==> run a <==
## gemm_mem
module gemm_mem(
  input wire clk,
  input wire rst,
  input wire out_rdy,
  input wire v0__read_req_rdy,
  input wire [31:0] v0__read_resp,
  input wire v0__read_resp_vld,
  input wire v0__write_completion_vld,
  input wire v0__write_req_rdy,
  input wire [31:0] v0_in,
  input wire v0_in_vld,
  input wire v1__read_req_rdy,
  input wire [31:0] v1__read_resp,
  input wire v1__read_resp_vld,
  input wire v1__write_completion_vld,
  input wire v1__write_req_rdy,
  input wire [31:0] v1_in,
  input wire v1_in_vld,
  input wire [31:0] C_rd_data,
  output wire [31:0] out,
  output wire out_vld,
  output wire [3:0] v0__read_req,
  output wire v0__read_req_vld,
  output wire v0__read_resp_rdy,
  output wire v0__write_completion_rdy,
  output wire [35:0] v0__write_req,
  output wire v0__write_req_vld,
  output wire v0_in_rdy,
  output wire [3:0] v1__read_req,
  output wire v1__read_req_vld,
  output wire v1__read_resp_rdy,
  output wire v1__write_completion_rdy,
  output wire [35:0] v1__write_req,
  output wire v1__write_req_vld,
  output wire v1_in_rdy,
  output wire [3:0] C_rd_addr,
  output wire C_rd_en,
  output wire [3:0] C_wr_addr,
  output wire [31:0] C_wr_data,
  output wire C_wr_en
);
==> flow/config.mk <==
export PLATFORM = sky130hd
export DESIGN_NAME = gemm_mem
export DESIGN_NICKNAME = gemm_mem
export VERILOG_FILES = /design/flow/design.v
export SDC_FILE = /design/flow/constraint.sdc
export NUM_CORES = 4
export LEC_CHECK = 0
export ABC_AREA = 1
export CAP_MARGIN = 20
export CORE_ASPECT_RATIO = 0.96
export CORE_MARGIN = 2
export CORE_UTILIZATION = 57
export MAX_ROUTING_LAYER = met4
export SLEW_MARGIN = 20
==> flow/constraint.sdc <==
create_clock -name core_clock -period 8.24 [get_ports {clk}]
set_input_delay 1.6480 -clock core_clock [delete_from_list [all_inputs] [get_ports {clk}]]
set_output_delay 1.6480 -clock core_clock [all_outputs]
set_load 0.01 [all_outputs]
run.sh (not shown) runs the stock make flow with config.mk's settings and CLKGATE_MAP_FILE=.
==> run b: changes against run a <==
--- a/flow/config.mk
+++ b/flow/config.mk
@@ -6,9 +6,6 @@
 export NUM_CORES = 4
 export LEC_CHECK = 0
-export ABC_AREA = 1
 export CAP_MARGIN = 20
-export CORE_ASPECT_RATIO = 0.96
 export CORE_MARGIN = 2
-export CORE_UTILIZATION = 57
-export MAX_ROUTING_LAYER = met4
+export CORE_UTILIZATION = 27
 export SLEW_MARGIN = 20
==> flow/constraint.sdc (replaced) <==
create_clock -name core_clock -period 7.78 [get_ports {clk}]
set_input_delay 1.5560 -clock core_clock [delete_from_list [all_inputs] [get_ports {clk}]]
set_output_delay 1.5560 -clock core_clock [all_outputs]
set_load 0.01 [all_outputs]
==> run c: changes against run a <==
--- a/flow/config.mk
+++ b/flow/config.mk
@@ -8,7 +8,8 @@
 export ABC_AREA = 1
 export CAP_MARGIN = 20
-export CORE_ASPECT_RATIO = 0.96
+export CORE_ASPECT_RATIO = 1.03
 export CORE_MARGIN = 2
-export CORE_UTILIZATION = 57
+export CORE_UTILIZATION = 70
 export MAX_ROUTING_LAYER = met4
+export PLACE_DENSITY = 0.76
 export SLEW_MARGIN = 20
==> flow/constraint.sdc (replaced) <==
create_clock -name core_clock -period 6.29 [get_ports {clk}]
set_input_delay 1.2580 -clock core_clock [delete_from_list [all_inputs] [get_ports {clk}]]
set_output_delay 1.2580 -clock core_clock [all_outputs]
set_load 0.01 [all_outputs]
==> results <==
- Run c completed, yet does not pass: setup timing. Run b finished clean. Run a completed without violations.
- Total power: run a < run b < run c.
- The highest non-clock buffer count belongs to run c, the lowest to run a.
- Between run a and run b, the lower synthesized area is in run b (gap about 5%, measured against run b).
- The lowest via count belongs to run b, the highest to run c.
- In run b the worst hold slack is better than in run a, by 2.6 ps.
- Sequential cell count is the same in run b and run a.
==> figures <==
|  | run c | run a | run b |
|---|---|---|---|
| Internal Dissipation | 2.82 mW | 2.18 mW | 2.28 mW |
| Post-Layout Inst Area | 37,700 sq um | 35,000 sq um | 34,800 sq um |
| Post-placement cell count | 5,079 | 5,055 | 4,996 |
| Share of total power in combinational logic | 0.124 | 0.122 | 0.074 |
| Final Instance Count excl. Fillers | 5,196 | 5,107 | 5,054 |
| Register share after synthesis | 0.163 | 0.163 | 0.171 |
| Setup repair bufs after CTS | 11 | 0 | 0 |
| Post-synthesis mux area share | 0 | 0 | 0.0136 |
| Status | failed layout checks | complete, no violations | complete, no violations |
| Reasons for failing layout checks | setup timing | - | - |
| Post-synthesis instance area | 30,100 sq um | 30,100 sq um | 28,800 sq um |
| Xor/xnor share of the synthesized area | 0.0183 | 0.0183 | 0.0346 |
| GP Congestion | 0.983 | 0.939 | 0.867 |
| Non-CTS inverters | 1,075 | 1,075 | 455 |
| Simple-gate portion of the synthesized area | 0.192 | 0.192 | 0.225 |

========
==> trial 90 <==
Starting RTL as in the previous note.
==> flow/config.mk <==
export PLATFORM = sky130hd
export DESIGN_NAME = gemm_mem
export DESIGN_NICKNAME = gemm_mem
export VERILOG_FILES = /design/flow/design.v
export SDC_FILE = /design/flow/constraint.sdc
export NUM_CORES = 4
export LEC_CHECK = 0
export ABC_AREA = 1
export CAP_MARGIN = 10
export CELL_PAD_IN_SITES_DETAIL_PLACEMENT = 1
export CELL_PAD_IN_SITES_GLOBAL_PLACEMENT = 1
export CORE_MARGIN = 4
export CORE_UTILIZATION = 26
export GPL_TIMING_DRIVEN = 0
export MIN_ROUTING_LAYER = met2
export SLEW_MARGIN = 30
export TNS_END_PERCENT = 90
==> flow/constraint.sdc <==
create_clock -name core_clock -period 8.08 [get_ports {clk}]
set_input_delay 1.6160 -clock core_clock [delete_from_list [all_inputs] [get_ports {clk}]]
set_output_delay 1.6160 -clock core_clock [all_outputs]
set_load 0.01 [all_outputs]
==> inputs of trial 18, as changes to trial 90 <==
- ABC_AREA: 1 -> default
- CAP_MARGIN: 10 -> 20
- CELL_PAD_IN_SITES_DETAIL_PLACEMENT: 1 -> default
- CELL_PAD_IN_SITES_GLOBAL_PLACEMENT: 1 -> default
- CORE_MARGIN: 4 -> 2
- CORE_UTILIZATION: 26 -> 58
- GPL_TIMING_DRIVEN: 0 -> default
- MIN_ROUTING_LAYER: met2 -> default
- SLEW_MARGIN: 30 -> 20
- TNS_END_PERCENT: 90 -> default
==> flow/constraint.sdc (replaced) <==
create_clock -name core_clock -period 4.66 [get_ports {clk}]
set_input_delay 0.9320 -clock core_clock [delete_from_list [all_inputs] [get_ports {clk}]]
set_output_delay 0.9320 -clock core_clock [all_outputs]
set_load 0.01 [all_outputs]
==> inputs of build 43, as changes to trial 90 <==
- ABC_AREA: 1 -> default
- CAP_MARGIN: 10 -> 20
- CELL_PAD_IN_SITES_GLOBAL_PLACEMENT: 1 -> default
- CORE_UTILIZATION: 26 -> 70
- MIN_ROUTING_LAYER: met2 -> default
- SLEW_MARGIN: 30 -> 20
- TNS_END_PERCENT: 90 -> default
==> flow/constraint.sdc (replaced) <==
create_clock -name core_clock -period 9.0 [get_ports {clk}]
set_input_delay 1.8000 -clock core_clock [delete_from_list [all_inputs] [get_ports {clk}]]
set_output_delay 1.8000 -clock core_clock [all_outputs]
set_load 0.01 [all_outputs]
==> notes <==
- Build 43 did not get past 3_5_place_dp, error DPL-0033. Trial 18 finished with setup timing left. Trial 90 ran to the end with no violations.
- Count of clock-buffer cells in the layout: trial 90 is lower than trial 18 (5).
- Total power: trial 90 is lower than trial 18 (32%).
- In trial 90 the combinational power is higher than in trial 18, by about 17%.
- Between trial 18 and trial 90, the lower maximum frequency is in trial 90 (gap 20%, measured against trial 90).
- Non-clock buffer count: trial 90 is lower than trial 18 (103).
==> figures <==
item	trial 90	trial 18	build 43
Run status	finished clean	complete, but fails checks	stopped before the end
Last stage reached	-	-	3_5_place_dp
Reasons for failing layout checks	-	setup timing	-
Clock sink count	246	246	-
Wire length on met2	61.4 mm	43.9 mm	-
Number of cells on the worst reg-to-reg path	24	27	-
Mux cell area share	0	0.0136	0.0136
Share of total power consumed by net switching	0.276	0.234	-
Die W	348 um	227 um	211 um
Mapped Avg Cell Area	7.19 sq um	8.47 sq um	8.47 sq um
Synthesized instance count	4191	3399	3399
Switching Power	904 uW	1130 uW	-
Number of cell instances after yosys synthesis	4191	3399	3399
Power and IR drop assume default switching activity.
